## boom_pro
module boom_pro(sw7,start,clk,led,seg,sw_input,row,seg_cat,btn6,buzzer,green,red);
Size: ~3700 cells after synthesis, about 250 flip-flops, about 59 I/O pins, ~26000 µm² of cells after synthesis.
==> flow/config.mk <==
export PLATFORM = sky130hd
export DESIGN_NAME = boom_pro
export DESIGN_NICKNAME = boom_pro
export VERILOG_FILES = /design/flow/design.v
export SDC_FILE = /design/flow/constraint.sdc
export NUM_CORES = 4
export LEC_CHECK = 0
export ABC_AREA = 1
export CAP_MARGIN = 20
export CELL_PAD_IN_SITES_GLOBAL_PLACEMENT = 0
export CORE_ASPECT_RATIO = 0.89
export CORE_MARGIN = 2
export CORE_UTILIZATION = 72
export CTS_CLUSTER_DIAMETER = 28
export CTS_CLUSTER_SIZE = 80
export GPL_TIMING_DRIVEN = 1
export MAX_ROUTING_LAYER = met5
export MIN_ROUTING_LAYER = met1
export PLACE_DENSITY_LB_ADDON = 0.2
export SETUP_SLACK_MARGIN = 1.57
export SLEW_MARGIN = 40
export TNS_END_PERCENT = 100
==> flow/constraint.sdc <==
create_clock -name core_clock -period 6.52 [get_ports {clk}]
set_input_delay 1.3040 -clock core_clock [delete_from_list [all_inputs] [get_ports {clk}]]
set_output_delay 1.3040 -clock core_clock [all_outputs]
set_load 0.01 [all_outputs]
run.sh (not shown) runs the stock make flow with config.mk's settings and CLKGATE_MAP_FILE=.
The starting point did not get past 5_1_grt.
Next try:
- ABC_AREA: 1 -> 0
- CORE_ASPECT_RATIO: 0.89 -> 1.48
- CORE_UTILIZATION: 72 -> 58
- CTS_CLUSTER_DIAMETER: 28 -> 51
- CTS_CLUSTER_SIZE: 80 -> unset
- PLACE_DENSITY_LB_ADDON: 0.2 -> 0.14
- SETUP_SLACK_MARGIN: 1.57 -> 0.44
- SLEW_MARGIN: 40 -> 20
- clock period: 6.52 -> 7.94 ns (I/O delays scaled with it)
What happened: This time the run finished with negative setup slack left; area after synthesis drops by 3.5%; die size is higher by 19%; synthesized cell count came out lower by 18%.
Next try:
- CELL_PAD_IN_SITES_GLOBAL_PLACEMENT: 0 -> 3
- CORE_UTILIZATION: 58 -> 59
- CTS_CLUSTER_DIAMETER: 51 -> 55
- CTS_CLUSTER_SIZE: unset -> 20
- PLACE_DENSITY_LB_ADDON: 0.14 -> unset
- SETUP_SLACK_MARGIN: 0.44 -> unset
What happened:
- The new run died in 3_1_place_gp_skip_io (GPL-0301)
- area after synthesis does not change
- synthesized cell count stays the same
- die area falls by 1.7%

* * *

## job 5280
Starting RTL as in the previous note.
// boom_pro
module boom_pro(sw7,start,clk,led,seg,sw_input,row,seg_cat,btn6,buzzer,green,red);
clock: 6.22 ns
lec_check: 0
abc_area: 1
cap_margin: 5
core_margin: 2
core_utilization: 72
cts_cluster_diameter: 231
hold_slack_margin: -0.09
setup_slack_margin: 0.57
slew_margin: 40
STATUS run=job 5280 STAGES=ALL_DONE FINAL_CHECKS=FAILED CAUSE=negative setup slack
### job 5280 -> job 2779
Settings: HOLD_SLACK_MARGIN: -0.09 -> unset; ABC_AREA: 1 -> unset; CTS_CLUSTER_DIAMETER: 231 -> unset; SETUP_SLACK_MARGIN: 0.57 -> unset; CAP_MARGIN: 5 -> 20; SLEW_MARGIN: 40 -> 20; CORE_UTILIZATION: 72 -> 45; the clock period (ns, I/O delays scaled along): 6.22 -> 9.91.
==> comparison <==
In job 2779, setup slack of the critical path after layout is higher than in job 5280.
Wire: job 2779 routes less than job 5280
The clock latency on the worst-skew pair of job 5280 and that of job 2779 are within noise of each other.
Per the final summary, job 2779 finished and its layout is clean on timing, DRC and antenna.
Hold slack: job 2779 worse than job 5280
Changes in job 341 relative to job 2779:
Settings: CORE_UTILIZATION: 45 -> 72; HOLD_SLACK_MARGIN: unset -> -0.1; SETUP_SLACK_MARGIN: unset -> -0.08; the clock period (ns, I/O delays scaled along): 9.91 -> 6.65.
Diff job 2779 -> job 341: CTS buffer count went down by 1; first-pass GRT wire length went up. Worst setup slack delta (job 341 − job 2779): unfavourable. The die of job 341 is smaller than the one used in job 2779. Met1 wire length: job 341 < job 2779. Job 341 finished all stages; however, its layout fails the closing checks, the failures being negative setup slack. Per the comparison of job 341 with job 2779, signed area change from the synthesized netlist to the final layout grew by 7.2 points; final non-filler cell area went up by 6.7%.

* * *

boom_pro again, from the RTL that the note above started with.
==> flow/design.v (excerpt) <==
module boom_pro(sw7,start,clk,led,seg,sw_input,row,seg_cat,btn6,buzzer,green,red);
    input sw7,start,clk,btn6;        
    input [6:0] sw_input;            
    output buzzer;                   
    output [7:0] row,red,green;      
    output [7:0] seg_cat;            
    output [7:0] seg;                
    output reg [6:0] led;            
    reg [1:0] ps_input_times;        
    reg success;                     
    reg [6:0] password;              
    reg [1:0] game_state;            
    reg [4:0] countdown_times;       
    reg [4:0] user_defined_cdtime;   
    reg btn6_before;                 
    wire [4:0] leave_times;          
    wire [1:0] music_state;          
    wire [1:0] countdown_state;      
    wire [6:0] changing_pw;          
    wire btn6_pulse;                 
    wire start_pulse;                
    always @(posedge clk) begin
        if (!sw7) begin
            btn6_before<=0;
            user_defined_cdtime<=0;
            ps_input_times<=0;
            led<=0;
            success<=0;
            game_state<=0;
            password<=0;
            countdown_times<=0;
            user_defined_cdtime<=0;
        end
        else begin
            if (game_state==0) begin
                if (start_pulse) begin
                    success<=0;
                    btn6_before<=0;
                    game_state<=1;
                    countdown_times<=5;
                    password<=changing_pw;
                end
                if (sw_input[6]==1) begin
                    if (sw_input[4:0]>30) begin
                        user_defined_cdtime<=30;
                    end
                    else begin
                        user_defined_cdtime<=sw_input[4:0];
                    end
                end
                else begin
                    user_defined_cdtime<=20;
                end
            end
            else if (game_state==1) begin
                led<=password;
                if (countdown_state==2&&leave_times==0) begin
                    countdown_times<=user_defined_cdtime;
  ...
make LEC_CHECK=0 ABC_AREA=1 CAP_MARGIN=20 CORE_MARGIN=2 CORE_UTILIZATION=72 CTS_CLUSTER_SIZE=78 HOLD_SLACK_MARGIN=-0.1 PLACE_DENSITY_LB_ADDON=0.2 SETUP_SLACK_MARGIN=-0.08 SLEW_MARGIN=20 finish   # period 6.65 ns
The starting point completed, yet does not pass: negative setup slack.
Change:
--- a/flow/config.mk
+++ b/flow/config.mk
@@ -11,6 +11,5 @@
 export CORE_UTILIZATION = 72
-export CTS_CLUSTER_SIZE = 78
-export HOLD_SLACK_MARGIN = -0.1
-export PLACE_DENSITY_LB_ADDON = 0.2
-export SETUP_SLACK_MARGIN = -0.08
+export CTS_CLUSTER_SIZE = 73
+export PLACE_DENSITY = 0.65
+export SETUP_SLACK_MARGIN = -0.52
 export SLEW_MARGIN = 20
==> flow/constraint.sdc (replaced) <==
create_clock -name core_clock -period 9.32 [get_ports {clk}]
set_input_delay 1.8640 -clock core_clock [delete_from_list [all_inputs] [get_ports {clk}]]
set_output_delay 1.8640 -clock core_clock [all_outputs]
set_load 0.01 [all_outputs]
After rerunning:
- Now the flow completed without violations
- design area goes down by 8.9%
- utilization fell by 7.6 points
- wire length decreases by 20%
- clock-buffer cell count went down by 2
Change:
==> flow/config.mk (replaced) <==
export PLATFORM = sky130hd
export DESIGN_NAME = boom_pro
export DESIGN_NICKNAME = boom_pro
export VERILOG_FILES = /design/flow/design.v
export SDC_FILE = /design/flow/constraint.sdc
export NUM_CORES = 4
export LEC_CHECK = 0
export CAP_MARGIN = 20
export CORE_MARGIN = 2
export CORE_UTILIZATION = 40
export SLEW_MARGIN = 20
==> flow/constraint.sdc (replaced) <==
create_clock -name core_clock -period 9.91 [get_ports {clk}]
set_input_delay 1.9820 -clock core_clock [delete_from_list [all_inputs] [get_ports {clk}]]
set_output_delay 1.9820 -clock core_clock [all_outputs]
set_load 0.01 [all_outputs]
The new run produced a clean layout.
Core utilization is lower by 34 points.
Synthesized area is lower by 3.5%.
Global-route usage drops by 21 points.
Non-clock buffer count came out higher by 18.
Wire length drops by 15%.
First-iteration DRC count is lower by 46%.
Worst setup slack loses 610 ps.
Change:
--- a/flow/config.mk
+++ b/flow/config.mk
@@ -7,5 +7,5 @@
 export LEC_CHECK = 0
-export CAP_MARGIN = 20
+export CAP_MARGIN = 5
 export CORE_MARGIN = 2
-export CORE_UTILIZATION = 40
+export CORE_UTILIZATION = 72
 export SLEW_MARGIN = 20
==> flow/constraint.sdc (replaced) <==
create_clock -name core_clock -period 6.76 [get_ports {clk}]
set_input_delay 1.3520 -clock core_clock [delete_from_list [all_inputs] [get_ports {clk}]]
set_output_delay 1.3520 -clock core_clock [all_outputs]
set_load 0.01 [all_outputs]
The changed run produced a layout that fails on negative setup slack.
Design area rises by 3.7%.
Register-to-register slack is worse by 1600 ps.
Via count rises by 9.2%.
Sequential cell count is unchanged.
First-iteration DRC count rises by 26%.
Change:
--- a/flow/config.mk
+++ b/flow/config.mk
@@ -7,5 +7,8 @@
 export LEC_CHECK = 0
-export CAP_MARGIN = 5
+export CAP_MARGIN = 20
 export CORE_MARGIN = 2
 export CORE_UTILIZATION = 72
+export CTS_CLUSTER_SIZE = 41
+export PLACE_DENSITY = 0.65
+export SETUP_SLACK_MARGIN = 1.0
 export SLEW_MARGIN = 20
==> flow/constraint.sdc (replaced) <==
create_clock -name core_clock -period 9.32 [get_ports {clk}]
set_input_delay 1.8640 -clock core_clock [delete_from_list [all_inputs] [get_ports {clk}]]
set_output_delay 1.8640 -clock core_clock [all_outputs]
set_load 0.01 [all_outputs]
With this change the flow produced a clean layout; cell count drops by 3.2%; count of clock-buffer cells in the layout grows by 4; sequential share of layout area came out higher by 0.44 points; worst setup slack is better by 2000 ps; die area stays the same; global-route usage goes down by 3.2 points; synthesized cell count does not change; core utilization goes down by 1.9 points; worst hold slack is worse by 4.4 ps.
